==> build 76 <==
==> flow/design.v <==
module USER_PRJ1 #( parameter pADDR_WIDTH   = 12,
                   parameter pDATA_WIDTH   = 32
                 )
(
  output wire                        awready,
  output wire                        arready,
  output wire                        wready,
  output wire                        rvalid,
  output wire  [(pDATA_WIDTH-1) : 0] rdata,
  input  wire                        awvalid,
  input  wire                [11: 0] awaddr,
  input  wire                        arvalid,
  input  wire                [11: 0] araddr,
  input  wire                        wvalid,
  input  wire  [(pDATA_WIDTH-1) : 0] wdata,
  input  wire                        rready,
  input  wire                        ss_tvalid,
  input  wire  [(pDATA_WIDTH-1) : 0] ss_tdata,
  input  wire                        sm_tready,
  output wire                        ss_tready,
  output wire                        sm_tvalid,
  output wire  [(pDATA_WIDTH-1) : 0] sm_tdata,
  input  wire                        axi_clk,
  input  wire                        axi_reset_n
);
wire [3:0]  tap_WE;
wire        tap_EN;
wire [11:0] tap_A;
wire [31:0] tap_Di, tap_Do;
bram11 tap_ram(
    .clk(axi_clk),
    .we(|tap_WE),
    .re(tap_EN),
    .waddr(tap_A),
    .raddr(tap_A),
    .wdi(tap_Di),
    .rdo(tap_Do)
);
wire [3:0]  data_WE;
wire        data_EN;
wire [11:0] data_A;
wire [31:0] data_Di, data_Do;
bram11 data_ram(
    .clk(axi_clk),
    .we(|data_WE),
    .re(data_EN),
    .waddr(data_A),
    .raddr(data_A),
    .wdi(data_Di),
    .rdo(data_Do)
);
fir inst_fir(
    .awready(awready),
    .wready(wready),
    .awvalid(awvalid),
    .awaddr(awaddr),
    .wvalid(wvalid),
    .wdata(wdata),
    .arready(arready),
    .rready(rready),
    .arvalid(arvalid),
    .araddr(araddr),
    .rvalid(rvalid),
    .rdata(rdata),    
    .ss_tvalid(ss_tvalid), 
    .ss_tdata(ss_tdata), 
    .ss_tlast(1'b0),
    .ss_tready(ss_tready), 
    .sm_tready(sm_tready), 
    .sm_tvalid(sm_tvalid), 
    .sm_tdata(sm_tdata), 
    .tap_WE(tap_WE),
    .tap_EN(tap_EN),
    .tap_Di(tap_Di),
    .tap_A(tap_A),
    .tap_Do(tap_Do),
    .data_WE(data_WE),
    .data_EN(data_EN),
    .data_Di(data_Di),
    .data_A(data_A),
    .data_Do(data_Do),
    .axis_clk(axi_clk),
    .axis_rst_n(axi_reset_n)
);
endmodule  
module fir 
#(  parameter pADDR_WIDTH = 12,
    parameter pDATA_WIDTH = 32,
    parameter Tape_Num    = 10  
)
(
    output  wire                     awready,  
    output  wire                      wready,   
    input   wire                     awvalid,  
    input   wire [(pADDR_WIDTH-1):0] awaddr,   
    input   wire                     wvalid,  
    input   wire [(pDATA_WIDTH-1):0] wdata,   
    output  wire                     arready,  
    input   wire                     rready,  
    input   wire                     arvalid,  
    input   wire [(pADDR_WIDTH-1):0] araddr,  
    output  reg                      rvalid,  
    output  reg  [(pDATA_WIDTH-1):0] rdata,   
    input   wire                     ss_tvalid,  
    input   wire [(pDATA_WIDTH-1):0] ss_tdata,  
    input   wire                     ss_tlast,  
    output  reg                      ss_tready,  
    input   wire                     sm_tready,  
    output  reg                      sm_tvalid,  
    output  reg  [(pDATA_WIDTH-1):0] sm_tdata,  
    output  reg                      sm_tlast,  
    output  reg  [3:0]               tap_WE,
    output  wire                     tap_EN,
    output  reg  [(pDATA_WIDTH-1):0] tap_Di,
    output  wire   [(pADDR_WIDTH-1):0] tap_A,
    input   wire [(pDATA_WIDTH-1):0] tap_Do,
    output  reg  [3:0]               data_WE,
    output  wire                     data_EN,
    output  reg  [(pDATA_WIDTH-1):0] data_Di,
    output  wire [(pADDR_WIDTH-1):0] data_A,
    input   wire [(pDATA_WIDTH-1):0] data_Do,
    input   wire                     axis_clk,
    input   wire                     axis_rst_n
);
localparam S_RESET_RAM = 0;
localparam S_COMPUTE = 1;
localparam S_READY = 2;
localparam S_DONE = 3;
localparam S_FIN = 4;
localparam S_WAIT_START = 5;
reg ap_done_w, ap_done_r;
reg ap_idle_w, ap_idle_r;
reg ap_start_w, ap_start_r;
reg rvalid_w;
reg [(pDATA_WIDTH-1):0] rdata_w;
reg read_axil_wait_w, read_axil_wait_r;
reg tap_A_read, tap_A_write;
reg [(pDATA_WIDTH-1):0] data_len_w,data_len_r;
wire [31:0] addr_map_0_data;
reg [3:0] data_A_byte;
reg [3:0] state_w, state_r;
reg [3:0] data_addr_cnt_w, data_addr_cnt_r;
reg [3:0] data_addr_base_w, data_addr_base_r;
reg [(pDATA_WIDTH-1):0] res_w,res_r;
reg last_one_w, last_one_r;
wire [31:0] mac_result;
assign addr_map_0_data = {{29{1'b0}},ap_idle_r,ap_done_r,ap_start_r};
assign tap_EN = 1'b1;
assign data_EN = 1'b1;
assign tap_A =  tap_A_write ? awaddr-64 : 
                tap_A_read ? araddr-64 : data_addr_cnt_r;
assign wready = awvalid && wvalid;
assign awready = awvalid && wvalid;
assign data_A = data_A_byte;
assign arready = 1;
assign mac_result = $signed(res_r) + $signed($signed(data_Do) * $signed(tap_Do));
always @(*) begin
    state_w = state_r;
    case (state_r)
        S_RESET_RAM:begin
            if(data_addr_cnt_r == Tape_Num)begin
                state_w = S_WAIT_START;
            end
        end
        S_WAIT_START:begin
            if(ap_start_r)begin
                state_w = S_READY;
            end
        end
        S_READY:begin
            if(ss_tvalid)begin
                state_w = S_COMPUTE;
            end
        end
        S_COMPUTE:begin
            if(data_addr_cnt_r == Tape_Num+1)begin
                state_w = S_DONE;
            end
        end
        S_DONE:begin
            if(sm_tready)begin
                if(last_one_r) 
                    state_w = S_FIN;
                else
                    state_w = S_READY;
            end
        end
    endcase
end
always @(*) begin
    data_addr_cnt_w = data_addr_cnt_r;
    data_WE = 4'b0000;
    data_Di = 0;
    data_A_byte = 0;
    ap_done_w = ap_done_r;
    ap_idle_w = ap_idle_r;
    data_addr_base_w = data_addr_base_r;
    last_one_w = last_one_r;
    ss_tready = 0;
    sm_tvalid = 0;
    sm_tdata = 0;
    res_w = res_r;
    case (state_r)
        S_RESET_RAM:begin
            data_WE = 4'b1111;
            data_Di = 0;
            data_A_byte = data_addr_cnt_r;
            if (data_addr_cnt_r == Tape_Num)begin
                data_addr_cnt_w = data_addr_cnt_r;
                ap_idle_w = 0;
            end
            else begin
                data_addr_cnt_w = data_addr_cnt_r + 1;
            end
        end
        S_WAIT_START:begin
            data_addr_cnt_w = 0;
        end
        S_READY:begin
            ss_tready = 1;
            res_w = 0;
            if(ss_tvalid)begin
                data_Di = ss_tdata;
                data_WE = 4'b1111;
                data_A_byte = data_addr_base_r;
            end
        end
        S_COMPUTE:begin
            res_w = (data_addr_cnt_r == 0) ? res_r : mac_result;
            data_A_byte = (data_addr_base_r + data_addr_cnt_r > Tape_Num) ? 
                        data_addr_base_r + data_addr_cnt_r - Tape_Num - 1 : 
                        data_addr_base_r + data_addr_cnt_r;
            if(data_addr_cnt_r == Tape_Num+1)begin
                data_addr_cnt_w = 0;
                if(data_addr_base_r == 0)begin
                    data_addr_base_w = Tape_Num;
                end
                else begin
                    data_addr_base_w = data_addr_base_r - 1;
                end
                if(ss_tlast)begin
                    ap_done_w = 1;
                    ap_idle_w = 1;
                end
            end
            else begin
                data_addr_cnt_w = data_addr_cnt_r + 1;
            end
        end
        S_DONE:begin
            sm_tvalid = 1;
            sm_tdata = res_r;
            if(sm_tready)begin
                res_w = 0;
                last_one_w = ss_tlast;
            end
        end
        S_FIN:begin
        end
    endcase
end
always @(*) begin
    tap_A_write = 0;
    tap_Di = 0;
    tap_WE = 0;
    ap_start_w = 0;
    data_len_w = data_len_r;
    if(awvalid && wvalid)begin
        if(awaddr >= 64)begin
            tap_A_write = 1;
            tap_Di = wdata;
            tap_WE = 4'b1111;
        end
        else begin
            if (awaddr == 0)begin
                ap_start_w = 1;
            end
            else begin  
                data_len_w = wdata;
            end
        end
    end
end
always @(*) begin
    rvalid_w = 0;
    rdata_w = 0;
    read_axil_wait_w = 0;
    tap_A_read = 0;
    if(arvalid)begin
        if(araddr == 0)begin
            rdata_w = addr_map_0_data;
            rvalid_w = 1;
        end
        else begin
            if(read_axil_wait_r == 0) begin
                read_axil_wait_w = 1;
                tap_A_read = 1;
            end
            else begin
                rdata_w = tap_Do;
                rvalid_w = 1;
            end
        end
    end
end
always @(posedge axis_clk or negedge axis_rst_n) begin
    if(!axis_rst_n) begin
        ap_done_r <= 1'b0;
        ap_idle_r <= 1'b1;  
        ap_start_r <= 1'b0;
        rdata <= 0;
        rvalid <= 0;
        read_axil_wait_r <= 0;
        data_len_r <= 0;
        data_addr_cnt_r <= 0;
        state_r <= S_RESET_RAM;
        data_addr_base_r <= Tape_Num;
        res_r <= 0;
        last_one_r <= 0;
    end 
    else begin
        ap_done_r <= ap_done_w;
        ap_idle_r <= ap_idle_w;
        ap_start_r <= ap_start_w;
        rdata <= rdata_w;
        rvalid <= rvalid_w;
        read_axil_wait_r <= read_axil_wait_w;
        data_len_r <= data_len_w;
        data_addr_cnt_r <= data_addr_cnt_w;
        state_r <= state_w;
        data_addr_base_r <= data_addr_base_w;
        res_r <= res_w;
        last_one_r <= last_one_w;
    end
end
endmodule
module bram11 (clk, we, re, waddr, raddr, wdi, rdo);
    parameter ADDR_WIDTH = 12;
    parameter SIZE = 11;
    parameter BIT_WIDTH = 32;
    input                          clk;
    input                          we, re;
    input [ADDR_WIDTH-1:0]         waddr, raddr;
    input [BIT_WIDTH-1:0]          wdi;
    output reg [BIT_WIDTH-1:0]     rdo;
    reg [BIT_WIDTH-1:0] RAM [SIZE-1:0];
    wire [BIT_WIDTH-1:0] ram0 = RAM[0];
    wire [BIT_WIDTH-1:0] ram1 = RAM[1];
    wire [BIT_WIDTH-1:0] ram2 = RAM[2];
    wire [BIT_WIDTH-1:0] ram3 = RAM[3];
    wire [BIT_WIDTH-1:0] ram4 = RAM[4];
    wire [BIT_WIDTH-1:0] ram5 = RAM[5];
    wire [BIT_WIDTH-1:0] ram6 = RAM[6];
    wire [BIT_WIDTH-1:0] ram7 = RAM[7];
    wire [BIT_WIDTH-1:0] ram8 = RAM[8];
    wire [BIT_WIDTH-1:0] ram9 = RAM[9];
    wire [BIT_WIDTH-1:0] ram10 = RAM[10];
    always @(posedge clk)begin
        if(re) rdo <= RAM[raddr];
    end
    always @(posedge clk)begin
        if(we) RAM[waddr] <= wdi;
    end
endmodule
==> flow/run.sh <==
#!/bin/bash
# the make line also repeats each setting of config.mk as NAME=value (left out here)
make -C /OpenROAD-flow-scripts/flow DESIGN_CONFIG=/design/flow/config.mk WORK_HOME=/design/flow/orfs CLKGATE_MAP_FILE= finish
==> flow/config.mk <==
export PLATFORM = sky130hd
export DESIGN_NAME = USER_PRJ1
export DESIGN_NICKNAME = USER_PRJ1
export VERILOG_FILES = /design/flow/design.v
export SDC_FILE = /design/flow/constraint.sdc
export NUM_CORES = 4
export LEC_CHECK = 0
export CAP_MARGIN = 5
export CORE_ASPECT_RATIO = 0.88
export CORE_MARGIN = 2
export CORE_UTILIZATION = 72
export CTS_CLUSTER_SIZE = 41
export MAX_ROUTING_LAYER = met4
export PLACE_DENSITY = 0.66
export SETUP_SLACK_MARGIN = 1.07
export SLEW_MARGIN = 20
==> flow/constraint.sdc <==
create_clock -name core_clock -period 5.99 [get_ports {axi_clk}]
set_input_delay 1.1980 -clock core_clock [delete_from_list [all_inputs] [get_ports {axi_clk}]]
set_output_delay 1.1980 -clock core_clock [all_outputs]
set_load 0.01 [all_outputs]
==> build 1 (differences from build 76) <==
Settings changed: CAP_MARGIN 5 to 20, CORE_ASPECT_RATIO 0.88 to unset, CORE_UTILIZATION 72 to 31, CTS_CLUSTER_SIZE 41 to unset, MAX_ROUTING_LAYER met4 to unset, PLACE_DENSITY 0.66 to unset, SETUP_SLACK_MARGIN 1.07 to unset.
==> flow/constraint.sdc (replaced) <==
create_clock -name core_clock -period 8.59 [get_ports {axi_clk}]
set_input_delay 1.7180 -clock core_clock [delete_from_list [all_inputs] [get_ports {axi_clk}]]
set_output_delay 1.7180 -clock core_clock [all_outputs]
set_load 0.01 [all_outputs]
==> results <==
- Build 76 finished but failed the layout checks on negative setup slack. Build 1 ran to the end with no violations.
- Sequential share of layout area: build 1 is higher than build 76 (0.77 points).
- Against build 76, the first-iteration DRC count of build 1 is lower by 45%.
- In build 76 the count of clock-buffer cells in the layout is lower than in build 1, by 25.
- In area after synthesis, build 76 and build 1 do not differ.
- Between build 1 and build 76, the lower wire length is in build 1 (gap 8.8%, measured against build 76).
- Of build 76 and build 1, build 76 has the higher fmax (gap 16%, measured against build 1).
- Between build 1 and build 76, the lower cell count is in build 76 (gap 18%, measured against build 76).
